## delta
==> flow/design.v (excerpt) <==
module miniRV (
    input   wire                clk,
    input   wire                rst,
    input   wire[31:0]      inst_i,
    input   wire[31:0]      mem_rdata_i,
    output  wire[13:0]   inst_addr_o,
    output  wire[15:0]          mem_addr_o,
    output  wire                mem_wen_o,
    output  wire[31:0]      mem_wdata_o,
    output          debug_wb_have_inst,    
    output [31:0]   debug_wb_pc,           
    output          debug_wb_ena,          
    output [4:0]    debug_wb_reg,          
    output [31:0]   debug_wb_value         
);
wire                pc_sel_i;
wire                id_pc_sel_o;
wire[15:0]          pc_br_addr_i;
wire[15:0]  pc_pc_o;
wire[15:0]  pc_pc4_o;
assign inst_addr_o = pc_pc_o[15:2];
wire[15:0]          ifid_pc_o;
wire[15:0]          ifid_pc4_o;
wire[31:0]      ifid_inst_o;
wire                idex_inst_valid_i;
wire[31:0]      idex_op1_i;
wire[31:0]      idex_op2_i;
wire[1:0]           idex_alu_sel_i;
wire[3:0]           idex_alu_op_i;
wire                idex_reg_wen_i;
wire[4:0]   idex_reg_waddr_i;
wire[1:0]           idex_wb_sel_i;
wire                idex_mem_wen_i;
wire[31:0]      idex_mem_wdata_i;
wire[31:0]      idex_op1_o;
wire[31:0]      idex_op2_o;
wire[1:0]           idex_alu_sel_o;
wire[3:0]           idex_alu_op_o;
wire                idex_reg_wen_o;
wire[4:0]   idex_reg_waddr_o;
wire[1:0]           idex_wb_sel_o;
wire[15:0]  idex_pc_o;
wire[15:0]  idex_pc4_o;
wire                idex_mem_wen_o;
wire[31:0]      idex_mem_wdata_o;
wire[31:0]      ex_data_forward_o;
wire                exmem_inst_valid_i;
wire                exmem_mem_wen_i;
wire[31:0]      exmem_mem_wdata_i;
wire                exmem_reg_wen_i;
wire[4:0]   exmem_reg_waddr_i;
wire[31:0]      exmem_alu_result_i;
wire[1:0]           exmem_wb_sel_i;
  ...
==> flow/config.mk <==
export PLATFORM = sky130hd
export DESIGN_NAME = miniRV
export DESIGN_NICKNAME = miniRV
export VERILOG_FILES = /design/flow/design.v
export SDC_FILE = /design/flow/constraint.sdc
export NUM_CORES = 4
export LEC_CHECK = 0
export CAP_MARGIN = 35
export CORE_MARGIN = 2
export CORE_UTILIZATION = 57
export CTS_CLUSTER_SIZE = 24
export SETUP_SLACK_MARGIN = 1.28
export SLEW_MARGIN = 5
export TNS_END_PERCENT = 5
==> flow/constraint.sdc <==
create_clock -name core_clock -period 5.03 [get_ports {clk}]
set_input_delay 1.0060 -clock core_clock [delete_from_list [all_inputs] [get_ports {clk}]]
set_output_delay 1.0060 -clock core_clock [all_outputs]
set_load 0.01 [all_outputs]
run.sh (not shown) runs the stock make flow with config.mk's settings and CLKGATE_MAP_FILE=.
STATUS run=delta STAGES=ALL_DONE FINAL_CHECKS=FAILED CAUSE=negative setup slack
## Diff of input files: gamma against delta
Settings: TNS_END_PERCENT changed from 5 to 10; PLACE_DENSITY newly set to 0.45; MAX_ROUTING_LAYER newly set to met4; CELL_PAD_IN_SITES_DETAIL_PLACEMENT newly set to 1; CTS_CLUSTER_DIAMETER newly set to 134; CORE_UTILIZATION changed from 57 to 38; CAP_MARGIN changed from 35 to 10; CELL_PAD_IN_SITES_GLOBAL_PLACEMENT newly set to 1; HOLD_SLACK_MARGIN newly set to -0.04; ABC_AREA newly set to 1; SETUP_SLACK_MARGIN removed (was 1.28); CORE_MARGIN changed from 2 to 5; SLEW_MARGIN changed from 5 to 15; CTS_CLUSTER_SIZE removed (was 24).
Notes after the runs:
Comparing total non-filler cell area in the finished layout for gamma and delta, the smaller number came from delta.
Going from delta to gamma, the synthesized chip area reported by yosys was found to have gone up by about 3.6%.
Well-tap cell count up 933 in gamma wrt delta
Summary of the comparison: sum of met2 wire segment lengths after detailed routing is higher in gamma, relative to delta.
delta has a higher first-iteration DRC count than gamma.
Looking only at overall die area, and setting everything else aside, the higher value of gamma and delta goes to gamma.
Between gamma and delta, it is gamma whose worst reg-to-reg path cell count is lower, by 6.
Routed wire length: gamma > delta
Diff delta -> gamma: synthesized-area fraction occupied by adder cells flat; worst IR drop on VDD went down.
The flow completed for gamma, but it is not clean: the layout still shows negative setup slack.

miniRV again, from the RTL that the note above started with.
export LEC_CHECK = 0
export CAP_MARGIN = 20
export CORE_MARGIN = 2
export CORE_UTILIZATION = 72
export CTS_CLUSTER_SIZE = 35
export PLACE_DENSITY = 0.66
export SETUP_SLACK_MARGIN = 2.01
export SLEW_MARGIN = 20
create_clock -name core_clock -period 7.78 [get_ports {clk}]
The starting point aborted during 5_1_grt.
Edit:
CORE_UTILIZATION = 58   (was 72)
CTS_CLUSTER_SIZE = unset   (was 35)
PLACE_DENSITY = unset   (was 0.66)
SETUP_SLACK_MARGIN = unset   (was 2.01)
clock period = 6.19 ns   (was 7.78 ns; I/O delays follow)
Effect:
- The changed run finished with setup timing left
- synthesized cell count stays the same
- area after synthesis stays the same
- die size grows by 24%
Edit:
CAP_MARGIN = 40   (was 20)
CTS_CLUSTER_SIZE = 20   (was unset)
SETUP_SLACK_MARGIN = 1.57   (was unset)
Outcome: The new run completed, yet does not pass: setup timing; hold slack barely changes; combinational power rises slightly; via count stays flat; worst setup slack gets better by 0.076 ns; die size does not change; critical path depth rises by 5; total power rises slightly; global-route usage rises by 0.33 points; clock skew rises by 0.012 ns; final cell count rises slightly.

miniRV again, from the RTL that the note above started with.
make LEC_CHECK=0 CAP_MARGIN=5 CELL_PAD_IN_SITES_GLOBAL_PLACEMENT=2 CORE_MARGIN=10 CORE_UTILIZATION=64 CTS_CLUSTER_DIAMETER=226 GPL_ROUTABILITY_DRIVEN=0 HOLD_SLACK_MARGIN=0.14 MIN_ROUTING_LAYER=met1 SLEW_MARGIN=20 TNS_END_PERCENT=65 finish   # period 14.1 ns
Next try:
- CAP_MARGIN: 5 -> 20
- CELL_PAD_IN_SITES_GLOBAL_PLACEMENT: 2 -> unset
- CORE_MARGIN: 10 -> 2
- CORE_UTILIZATION: 64 -> 40
- CTS_CLUSTER_DIAMETER: 226 -> unset
- GPL_ROUTABILITY_DRIVEN: 0 -> unset
- HOLD_SLACK_MARGIN: 0.14 -> unset
- MIN_ROUTING_LAYER: met1 -> unset
- TNS_END_PERCENT: 65 -> unset
- clock period: 14.1 -> 9.5 ns (I/O delays scaled with it)
Outcome:
- total power rises by 53%
- worst setup slack gets worse by 3.6 ns
- clock skew came out lower by 0.029 ns
- die area increases by 46%
- utilization went down by 26 points
- area after synthesis stays the same
- critical path depth grows by 12
Next try:
- clock period: 9.5 -> 8.95 ns (I/O delays scaled with it)
The new run finished clean.
Power rises by 5.8%.
Die size is unchanged.
Cell area rises by 0.36%.
Setup slack is worse by 0.21 ns.
Final cell count rises by 0.61%.
Flip-flop count is unchanged.
Count of clock-buffer cells in the layout falls by 3.
Next try:
- CORE_UTILIZATION: 40 -> 72
- CTS_CLUSTER_SIZE: unset -> 44
- PLACE_DENSITY: unset -> 0.66
- clock period: 8.95 -> 4.79 ns (I/O delays scaled with it)
With this change the flow ended with an error in clock tree synthesis (4_1_cts).
Synthesized cell count is unchanged.
Die size shrinks by 44%.
Synthesized area is unchanged.
Next try:
- CORE_UTILIZATION: 72 -> 40
- CTS_CLUSTER_SIZE: 44 -> unset
- PLACE_DENSITY: 0.66 -> unset
- clock period: 4.79 -> 12.2 ns (I/O delays scaled with it)
What happened: With this change the flow completed without violations. Synthesized cell count does not change. Area after synthesis is unchanged. Die size rises by 79%.

== quartz ==
miniRV again, from the RTL that the note above started with.
==> flow/design.v (excerpt) <==
module miniRV (
    input   wire                clk,
    input   wire                rst,
    input   wire[31:0]      inst_i,
    input   wire[31:0]      mem_rdata_i,
    output  wire[13:0]   inst_addr_o,
    output  wire[15:0]          mem_addr_o,
    output  wire                mem_wen_o,
    output  wire[31:0]      mem_wdata_o,
    output          debug_wb_have_inst,    
    output [31:0]   debug_wb_pc,           
    output          debug_wb_ena,          
    output [4:0]    debug_wb_reg,          
    output [31:0]   debug_wb_value         
);
wire                pc_sel_i;
wire                id_pc_sel_o;
wire[15:0]          pc_br_addr_i;
wire[15:0]  pc_pc_o;
wire[15:0]  pc_pc4_o;
assign inst_addr_o = pc_pc_o[15:2];
wire[15:0]          ifid_pc_o;
wire[15:0]          ifid_pc4_o;
wire[31:0]      ifid_inst_o;
wire                idex_inst_valid_i;
wire[31:0]      idex_op1_i;
wire[31:0]      idex_op2_i;
wire[1:0]           idex_alu_sel_i;
wire[3:0]           idex_alu_op_i;
wire                idex_reg_wen_i;
wire[4:0]   idex_reg_waddr_i;
wire[1:0]           idex_wb_sel_i;
wire                idex_mem_wen_i;
  ...
==> flow/config.mk <==
export PLATFORM = sky130hd
export DESIGN_NAME = miniRV
export DESIGN_NICKNAME = miniRV
export VERILOG_FILES = /design/flow/design.v
export SDC_FILE = /design/flow/constraint.sdc
export NUM_CORES = 4
export LEC_CHECK = 0
export ABC_AREA = 0
export CAP_MARGIN = 0
export CORE_MARGIN = 2
export CORE_UTILIZATION = 72
export CTS_CLUSTER_DIAMETER = 118
export CTS_CLUSTER_SIZE = 58
export GPL_ROUTABILITY_DRIVEN = 1
export GPL_TIMING_DRIVEN = 1
export PLACE_DENSITY = 0.66
export SETUP_SLACK_MARGIN = 0.99
export SLEW_MARGIN = 20
==> flow/constraint.sdc <==
create_clock -name core_clock -period 6.87 [get_ports {clk}]
set_input_delay 1.3740 -clock core_clock [delete_from_list [all_inputs] [get_ports {clk}]]
set_output_delay 1.3740 -clock core_clock [all_outputs]
set_load 0.01 [all_outputs]
Status(quartz) = ERROR, stage = global routing (5_1_grt)
> inputs changed (quartz -> raven)
-- flow/config.mk --
<<< quartz, line 8
export ABC_AREA = 0
export CAP_MARGIN = 0
>>> raven, line 8
export CAP_MARGIN = 20
<<< quartz, line 12
export CTS_CLUSTER_DIAMETER = 118
export CTS_CLUSTER_SIZE = 58
export GPL_ROUTABILITY_DRIVEN = 1
export GPL_TIMING_DRIVEN = 1
>>> raven, line 11
<<< quartz, line 17
export SETUP_SLACK_MARGIN = 0.99
>>> raven, line 12
==> flow/constraint.sdc <==
create_clock -name core_clock -period 7.78 [get_ports {clk}]
set_input_delay 1.5560 -clock core_clock [delete_from_list [all_inputs] [get_ports {clk}]]
set_output_delay 1.5560 -clock core_clock [all_outputs]
set_load 0.01 [all_outputs]
Notes after the runs:
raven: DPL-0033 in clock tree synthesis (4_1_cts) -> run aborted
Tool error GRT-0232 stopped quartz during global routing (5_1_grt); no final results.
raven ends up with higher worst slack at placement than quartz does.
Diff quartz -> raven: count of standard-cell rows held, post-synthesis chip area from yosys held, starting density of the core held.
quartz -> raven: synthesized netlist cell count delta 0, exact match
Count of distinct cell types in the synthesized netlist: quartz vs raven identical
On raven: cell area after placement is 2800 um2 lower than what quartz gave.
Reported for raven and quartz, number of buffers added on ports turned out identical to the last digit.
raven -> quartz: cell area after synthesis delta 0, exact match
No activity file was given, so power comes from the tool's default toggle rates.
